==> flow/design.v <==
`timescale 1ns/1ps
module processor(a,b,instruction,clk,rst,y);
    input [31:0] a,b;
    input [31:0] instruction;
    input clk, rst;
    wire [31:0] rs1, rs2;
    output [31:0] y;
    wire [31:0] rd;
    wire [4:0] rs1_address, rs2_address, rd_address;
    wire [6:0] opcode, p;
    wire [2:0] func;
    wire [3:0] cs;
    instruction_decoder id(instruction,opcode,clk,p,func,rs1_address,rs2_address,rd_address);
    register_bank rg(a,b,rs1_address,rs2_address,rd_address,rd,rs1,rs2,rst,clk);
    controller cn(p,func,cs);
    alu ar(rs1,rs2,cs,rd,y);
endmodule
`timescale 1ns/1ps
module instruction_decoder(instruction,opcode,clk,p,func,rs1_address,rs2_address,rd_address);
    input [31:0] instruction;
    input clk;
    output reg [6:0] opcode, p;
    output reg [2:0] func;
    output reg [4:0] rs1_address, rs2_address, rd_address;
    always@(instruction) begin
        opcode = instruction[6:0];
        p = instruction[31:25];
        func = instruction[14:12];
        rs1_address = instruction[19:15];
        rs2_address = instruction[24:20];
        rd_address = instruction[11:7];
    end
endmodule
`timescale 1ns/1ps
module register_bank (a,b,rs1_address,rs2_address,rd_address,rd,rs1,rs2,rst,clk);
    input [31:0] a,b,rd;
    input [4:0] rs1_address,rs2_address,rd_address;
    input rst,clk;
    output reg [31:0] rs1,rs2;
    always@(posedge clk) begin
        if(rst==0) begin
            rs1 <= (rs1_address==rs2_address) ? b : a;
            rs2 <= b;
        end
    end
endmodule
`timescale 1ns/1ps
module controller(p,func,cs);
    input [2:0] func;
    input [6:0] p;
    output reg [3:0] cs;
    always@(func,p) begin
        cs = {p[5],func};
    end
endmodule
`timescale 1ns/1ps
module alu(rs1,rs2,cs,rd,y);
    input [3:0] cs;
    output reg [31:0] y;
    input [31:0] rs1, rs2;
    output reg [31:0] rd;
    wire signed [31:0] sA = rs1;
    wire signed [31:0] sB = rs2;
    parameter
      ADD = 4'b0000,
      SUB = 4'b1000,
      SLL = 4'b0001,
      SLT = 4'b0010,
      SLTU = 4'b0011,
      XOR = 4'b0100,
      SRL = 4'b0101,
      SRA = 4'b1101,
      OR = 4'b0110,
      AND = 4'b0111;
    always@(cs,rs1,rs2) begin
    case(cs)
        ADD: begin
            rd = rs1+rs2;
            y=rd;
        end
        SUB: begin
            rd = rs1-rs2;
            y=rd;
        end
        SLL:begin
            rd = rs1 << rs2[4:0];
            y=rd;
        end
        SLT: begin
            rd = {31'd0,(sA < sB)};
            y=rd;
        end
        SLTU: begin
            rd = {31'd0,(rs1 < rs2)};
            y=rd;
        end
        XOR: begin
            rd = rs1 ^ rs2;
            y=rd;
        end
        SRL: begin
            rd = rs1 >> rs2[4:0];
            y=rd;
        end
        SRA: begin
            rd = sA >>> rs2[4:0];
            y=rd;
        end
        OR: begin
            rd = rs1 | rs2;
            y=rd;
        end
        AND: begin
            rd = rs1 & rs2;
            y=rd;
        end
        default: begin
            rd = 0; y=rd;
        end
    endcase
    end
endmodule
clock: 11.1 ns
lec_check: 0
cap_margin: 20
cell_pad_in_sites_detail_placement: 1
core_aspect_ratio: 0.67
core_margin: 7
core_utilization: 40
gpl_routability_driven: 1
gpl_timing_driven: 0
hold_slack_margin: -0.01
slew_margin: 15
tns_end_percent: 60
run.sh (not shown) runs the stock make flow with config.mk's settings and CLKGATE_MAP_FILE=.
The starting point ran to the end with no violations.
==> next run, changes <==
- CELL_PAD_IN_SITES_DETAIL_PLACEMENT: 1 -> unset
- CORE_ASPECT_RATIO: 0.67 -> unset
- CORE_MARGIN: 7 -> 2
- CORE_UTILIZATION: 40 -> 58
- GPL_ROUTABILITY_DRIVEN: 1 -> unset
- GPL_TIMING_DRIVEN: 0 -> unset
- HOLD_SLACK_MARGIN: -0.01 -> unset
- SETUP_SLACK_MARGIN: unset -> 1.42
- SLEW_MARGIN: 15 -> 20
- TNS_END_PERCENT: 60 -> 5
- clock period: 11.1 -> 4.91 ns (I/O delays scaled with it)
The changed run went through all stages and came out clean.
Wire length decreases by 25%.
Final area increases by 7.1%.
Clock-buffer cell count is unchanged.
==> next run, changes <==
- CORE_UTILIZATION: 58 -> 40
- SETUP_SLACK_MARGIN: 1.42 -> unset
- TNS_END_PERCENT: 5 -> unset
- clock period: 4.91 -> 7.0 ns (I/O delays scaled with it)
What happened: The changed run completed with no timing, DRC or antenna violations; wire length drops slightly; setup slack gets better by 590 ps; worst hold slack improves by 420 ps; total power goes down by a quarter to a third; first-iteration DRC count came out lower by a quarter to a third; non-clock buffer count went down by 99; sequential share of layout area goes up by 1.3 points; critical path depth is unchanged; via count goes down by a little under a tenth; clock power goes down by a quarter to a third; count of clock-buffer cells in the layout stays the same.
==> next run, changes <==
- ABC_AREA: unset -> 1
- CELL_PAD_IN_SITES_GLOBAL_PLACEMENT: unset -> 1
- CORE_UTILIZATION: 40 -> 39
- CTS_CLUSTER_DIAMETER: unset -> 355
- CTS_CLUSTER_SIZE: unset -> 100
- SETUP_SLACK_MARGIN: unset -> -0.59
- SLEW_MARGIN: 20 -> 0
- TNS_END_PERCENT: unset -> 25
Outcome:
- cell count rises by about 47%
- non-clock buffer count falls by 19
- clock power rises by about 5%

---

RTL: the design.v shown in full above, as it stands there.
clock: 8.62 ns
lec_check: 0
abc_area: 1
cap_margin: 5
core_aspect_ratio: 0.97
core_margin: 9
core_utilization: 52
cts_cluster_diameter: 361
cts_cluster_size: 72
gpl_routability_driven: 0
gpl_timing_driven: 0
hold_slack_margin: 0.13
max_routing_layer: met4
min_routing_layer: met2
place_density_lb_addon: 0.27
slew_margin: 35
tns_end_percent: 25
The first run died in 5_1_grt (GRT-0116).
Edit:
==> flow/config.mk (replaced) <==
export PLATFORM = sky130hd
export DESIGN_NAME = processor
export DESIGN_NICKNAME = processor
export VERILOG_FILES = /design/flow/design.v
export SDC_FILE = /design/flow/constraint.sdc
export NUM_CORES = 4
export LEC_CHECK = 0
export CAP_MARGIN = 20
export CELL_PAD_IN_SITES_DETAIL_PLACEMENT = 1
export CORE_MARGIN = 2
export CORE_UTILIZATION = 40
export PLACE_DENSITY_LB_ADDON = 0.09
export SLEW_MARGIN = 35
export TNS_END_PERCENT = 50
==> flow/constraint.sdc (replaced) <==
create_clock -name core_clock -period 7.0 [get_ports {clk}]
set_input_delay 1.4000 -clock core_clock [delete_from_list [all_inputs] [get_ports {clk}]]
set_output_delay 1.4000 -clock core_clock [all_outputs]
set_load 0.01 [all_outputs]
Result:
- Now the flow ran to the end with no violations
- synthesized area falls by 11%
- synthesized cell count falls by 36%
- die size falls by 3.1%
Edit:
==> flow/config.mk (replaced) <==
export PLATFORM = sky130hd
export DESIGN_NAME = processor
export DESIGN_NICKNAME = processor
export VERILOG_FILES = /design/flow/design.v
export SDC_FILE = /design/flow/constraint.sdc
export NUM_CORES = 4
export LEC_CHECK = 0
export CAP_MARGIN = 20
export CORE_MARGIN = 2
export CORE_UTILIZATION = 58
export SLEW_MARGIN = 20
==> flow/constraint.sdc (replaced) <==
create_clock -name core_clock -period 5.74 [get_ports {clk}]
set_input_delay 1.1480 -clock core_clock [delete_from_list [all_inputs] [get_ports {clk}]]
set_output_delay 1.1480 -clock core_clock [all_outputs]
set_load 0.01 [all_outputs]
Setup slack is worse by 0.30 ns. Worst hold slack is worse by 0.24 ns. Synthesized area stays the same. Design area stays flat.
Power figures rest on the tool's default switching activity, not on a simulated workload.
